Setup of job 950:
==> flow/design.v (excerpt) <==
module atan
(
    input                       clk         ,
    input                       rst_n       ,
    input                       trig        ,
    output                      vld         ,
    input       signed  [16:0]  para_in     ,
    output  reg signed  [11:0]  atany            
);
Size in the first run: about 1,800 cells after synthesis, ~57 flip-flops.
make LEC_CHECK=0 ABC_AREA=1 CAP_MARGIN=20 CORE_MARGIN=2 CORE_UTILIZATION=72 CTS_CLUSTER_DIAMETER=41 CTS_CLUSTER_SIZE=13 HOLD_SLACK_MARGIN=0.24 PLACE_DENSITY_LB_ADDON=0.21 SLEW_MARGIN=20 finish   # period 4.03 ns
run.sh (not shown) runs the stock make flow with config.mk's settings and CLKGATE_MAP_FILE=.
Job 950 did not finish: a tool error stopped it during 5_1_grt.
The inputs of job 696 differ from those of job 950 as listed below.
- CORE_UTILIZATION changed from 72 to 70
- HOLD_SLACK_MARGIN removed (was 0.24)
- CTS_CLUSTER_DIAMETER changed from 41 to 371
- PLACE_DENSITY_LB_ADDON removed (was 0.21)
- CTS_CLUSTER_SIZE removed (was 13)
- the clock period (ns, I/O delays scaled along) changed from 4.03 to 2.82
Of the runs job 950 and job 696, none of them finished clean.
Job 696 never completed; the flow aborted with a tool error in 4_1_cts.
Between job 950 and job 696, the share of flip-flops with an asynchronous set or reset after synthesis figures differ only marginally.
Re port buffer count: no difference whatsoever between job 696 and job 950.
Job 696 vs. job 950: initial core utilization shows a reduction of 1.1 points, placed standard-cell area moved up, total instance count after detailed placement +about 15%, synthesized area now sits at about the same level.
Re chip area line of the yosys report: no difference whatsoever between job 950 and job 696.
Looking at worst slack after detailed placement, job 696 sits 1.34 ns lower than job 950 does.
As far as total cells reported by yosys after synthesis goes, job 696 and job 950 are indistinguishable; the numbers are identical.
Horizontal die dimension ends up lower on job 950.
Floorplan check, job 696 vs job 950: die outline larger in job 696
The inputs of job 9454 differ from those of job 696 as listed below.
- removing CTS_CLUSTER_DIAMETER (formerly 371)
- removing ABC_AREA (formerly 1)
- changing CORE_UTILIZATION from 70 to 40
- changing the clock period (ns, I/O delays scaled along) from 2.82 to 6.0
Results
Job 9454: done, clean on timing, DRC and antenna
Job 696 fits on a die that is smaller than the die of job 9454.
Going from job 696 to job 9454, pre-CTS setup slack now larger; placed cell area now smaller; final weighted congestion in routability-driven placement now smaller.
Compared with job 696, job 9454 shows a row count that is about 30% higher.
[diff] area inside the core boundary, job 9454 relative to job 696: regression
Diff job 696 -> job 9454 | y dimension of the die | up by more than a quarter
Per the comparison of job 9454 with job 696, share of the yosys chip area belonging to registers +0.57 points; gate count after technology mapping lower; synthesized area shrank by about 4%; area fraction in compound gates up 12 points.


The RTL this note starts from:
==> flow/design.v <==
module atan
(
    input                       clk         ,
    input                       rst_n       ,
    input                       trig        ,
    output                      vld         ,
    input       signed  [16:0]  para_in     ,
    output  reg signed  [11:0]  atany            
);
reg                     run_latch   ;
reg             [3:0]   cnt         ;
reg     signed  [18:0]  tmp1        ;
reg     signed  [18:0]  tmp2        ;
wire    signed  [19:0]  y0          ;
reg     signed  [19:0]  xr          ;
reg     signed  [19:0]  yr          ;
reg     signed  [19:0]  x2          ;
reg     signed  [19:0]  y2          ;
always @(posedge clk or negedge rst_n)
begin
    if (!rst_n)
        run_latch <= 1'b0;
    else
    begin
        if (trig)
            run_latch <= 1'b1;
        else if (cnt == 4'd9)
            run_latch <= 1'b0;
    end
end
always @(posedge clk or negedge rst_n)
begin
    if (!rst_n)
        cnt <= 4'd0;
    else
    begin
        if (run_latch)
            cnt <= cnt + 4'd1;
        else
            cnt <= 4'd0;
    end
end
assign vld = (cnt == 4'd10);
assign y0 = para_in<<2;
always @(*)
begin
    if (run_latch)
    begin
        case(cnt)
            4'd0:
            begin
                tmp1 = y2>>>1;
                tmp2 = x2>>>1;
            end
            4'd1:
            begin
                tmp1 = y2>>>2;
                tmp2 = x2>>>2;
            end
            4'd2:
            begin
                tmp1 = y2>>>3;
                tmp2 = x2>>>3;
            end
            4'd3:
            begin
                tmp1 = y2>>>4;
                tmp2 = x2>>>4;
            end
            4'd4:
            begin
                tmp1 = y2>>>5;
                tmp2 = x2>>>5;
            end
            4'd5:
            begin
                tmp1 = y2>>>6;
                tmp2 = x2>>>6;
            end
            4'd6:
            begin
                tmp1 = y2>>>7;
                tmp2 = x2>>>7;
            end
            4'd7:
            begin
                tmp1 = y2>>>8;
                tmp2 = x2>>>8;
            end
            4'd8:
            begin
                tmp1 = y2>>>9;
                tmp2 = x2>>>9;
            end
            4'd9:
            begin
                tmp1 = y2>>>10;
                tmp2 = x2>>>10;
            end
            default:     
            begin
                tmp1 = 19'd0;
                tmp2 = 19'd0;
            end
        endcase
    end
    else
    begin
        tmp1 = 19'd0;
        tmp2 = 19'd0;
    end
end
always @(*)
begin
    if (run_latch)
    begin
        if ((x2[19] == y2[19]) | (x2 == 20'd0) | (y2 == 20'd0))
        begin
            xr = x2 + tmp1;
            yr = y2 - tmp2;
        end
        else
        begin
            xr = x2 - tmp1;
            yr = y2 + tmp2;
        end
    end
    else
    begin
        xr = 20'd0;
        yr = 20'd0;
    end
end
always @(posedge clk or negedge rst_n)
begin
    if (!rst_n)
    begin
        x2 <= 20'd0;
        y2 <= 20'd0;
    end
    else
    begin
        if (trig)
        begin
            if (~para_in[16]) 
            begin
                x2 <= 20'd1024 + y0;
                y2 <= y0 - 20'd1024;
            end
            else  
            begin
                x2 <= 20'd1024 - y0;
                y2 <= y0 + 20'd1024;
            end
        end
        else if (run_latch)
        begin
            x2 <= xr;
            y2 <= yr;
        end
    end
end
always @(posedge clk or negedge rst_n)
begin
    if (!rst_n)
        atany <= 12'd0;
    else 
    begin
        if (trig)
        begin
            if (~para_in[16]) 
                atany <= 12'd804;
            else 
                atany <= 12'd3292;
        end
        else if (run_latch)
        begin
            case (cnt)
                4'd0: 
                begin
                    if ((x2[19] == y2[19]) | (x2 == 20'd0) | (y2 == 20'd0))
                        atany <= atany + 12'd475;
                    else
                        atany <= atany - 12'd475;
                end
                4'd1: 
                begin
                    if ((x2[19] == y2[19]) | (x2 == 20'd0) | (y2 == 20'd0)) 
                        atany <= atany + 12'd251;
                    else
                        atany <= atany - 12'd251;
                end
                4'd2: 
                begin
                    if ((x2[19] == y2[19]) | (x2 == 20'd0) | (y2 == 20'd0)) 
                        atany <= atany + 12'd127;
                    else
                        atany <= atany - 12'd127;
                end
                4'd3: 
                begin
                    if ((x2[19] == y2[19]) | (x2 == 20'd0) | (y2 == 20'd0))
                        atany <= atany + 12'd64;
                    else
                        atany <= atany - 12'd64;
                end
                4'd4: 
                begin
                    if ((x2[19] == y2[19]) | (x2 == 20'd0) | (y2 == 20'd0))
                        atany <= atany + 12'd32;
                    else
                        atany <= atany - 12'd32;
                end
                4'd5: 
                begin
                    if ((x2[19] == y2[19]) | (x2 == 20'd0) | (y2 == 20'd0))
                        atany <= atany + 12'd16;
                    else
                        atany <= atany - 12'd16;
                end
                4'd6: 
                begin
                    if ((x2[19] == y2[19]) | (x2 == 20'd0) | (y2 == 20'd0))
                        atany <= atany + 12'd8;
                    else
                        atany <= atany - 12'd8;
                end
                4'd7: 
                begin
                    if ((x2[19] == y2[19]) | (x2 == 20'd0) | (y2 == 20'd0))
                        atany <= atany + 12'd4;
                    else
                        atany <= atany - 12'd4;
                end
                4'd8: 
                begin
                    if ((x2[19] == y2[19]) | (x2 == 20'd0) | (y2 == 20'd0))
                        atany <= atany + 12'd2;
                    else
                        atany <= atany - 12'd2;
                end
                4'd9: 
                begin
                    if ((x2[19] == y2[19]) | (x2 == 20'd0) | (y2 == 20'd0))
                        atany <= atany + 12'd1;
                    else
                        atany <= atany - 12'd1;
                end
            endcase
        end
    end
end
endmodule
==> flow/config.mk <==
export PLATFORM = sky130hd
export DESIGN_NAME = atan
export DESIGN_NICKNAME = atan
export VERILOG_FILES = /design/flow/design.v
export SDC_FILE = /design/flow/constraint.sdc
export NUM_CORES = 4
export LEC_CHECK = 0
export ABC_AREA = 0
export CAP_MARGIN = 20
export CORE_MARGIN = 2
export CORE_UTILIZATION = 40
export CTS_CLUSTER_DIAMETER = 210
export CTS_CLUSTER_SIZE = 99
export GPL_ROUTABILITY_DRIVEN = 0
export HOLD_SLACK_MARGIN = -0.09
export SETUP_SLACK_MARGIN = -0.29
export SLEW_MARGIN = 20
export TNS_END_PERCENT = 15
==> flow/constraint.sdc <==
create_clock -name core_clock -period 6.0 [get_ports {clk}]
set_input_delay 1.2000 -clock core_clock [delete_from_list [all_inputs] [get_ports {clk}]]
set_output_delay 1.2000 -clock core_clock [all_outputs]
set_load 0.01 [all_outputs]
Next try:
Settings changed: ABC_AREA 0 to not set, CORE_UTILIZATION 40 to 66, CTS_CLUSTER_DIAMETER 210 to not set, CTS_CLUSTER_SIZE 99 to not set, GPL_ROUTABILITY_DRIVEN 0 to not set, HOLD_SLACK_MARGIN -0.09 to not set, PLACE_DENSITY set to 0.35, SETUP_SLACK_MARGIN -0.29 to not set, TNS_END_PERCENT 15 to not set.
Clock period 6.0 ns to 5.16 ns, I/O delays scaled along.
Effect: The changed run produced a clean layout; routed wire length shrinks by 1.2%; non-clock buffer count grows by 29.
Next try:
Settings changed: CORE_UTILIZATION 66 to 59, PLACE_DENSITY 0.35 to not set, SETUP_SLACK_MARGIN set to 0.98.
Clock period 5.16 ns to 4.06 ns, I/O delays scaled along.
Result:
- The new run stopped in global routing (GRT-0232)
- synthesized area is unchanged
- synthesized cell count stays the same
- die area is higher by 11%
Next try:
Settings changed: ABC_AREA set to 1, CORE_UTILIZATION 59 to 72, CTS_CLUSTER_DIAMETER set to 371, CTS_CLUSTER_SIZE set to 15, PLACE_DENSITY_LB_ADDON set to 0.01, SETUP_SLACK_MARGIN 0.98 to not set.
Clock period 4.06 ns to 2.82 ns, I/O delays scaled along.
The changed run never finished: it broke off in detailed placement; synthesized cell count climbs by 31%; die area drops by about 14%; synthesized area went up by about 4%.
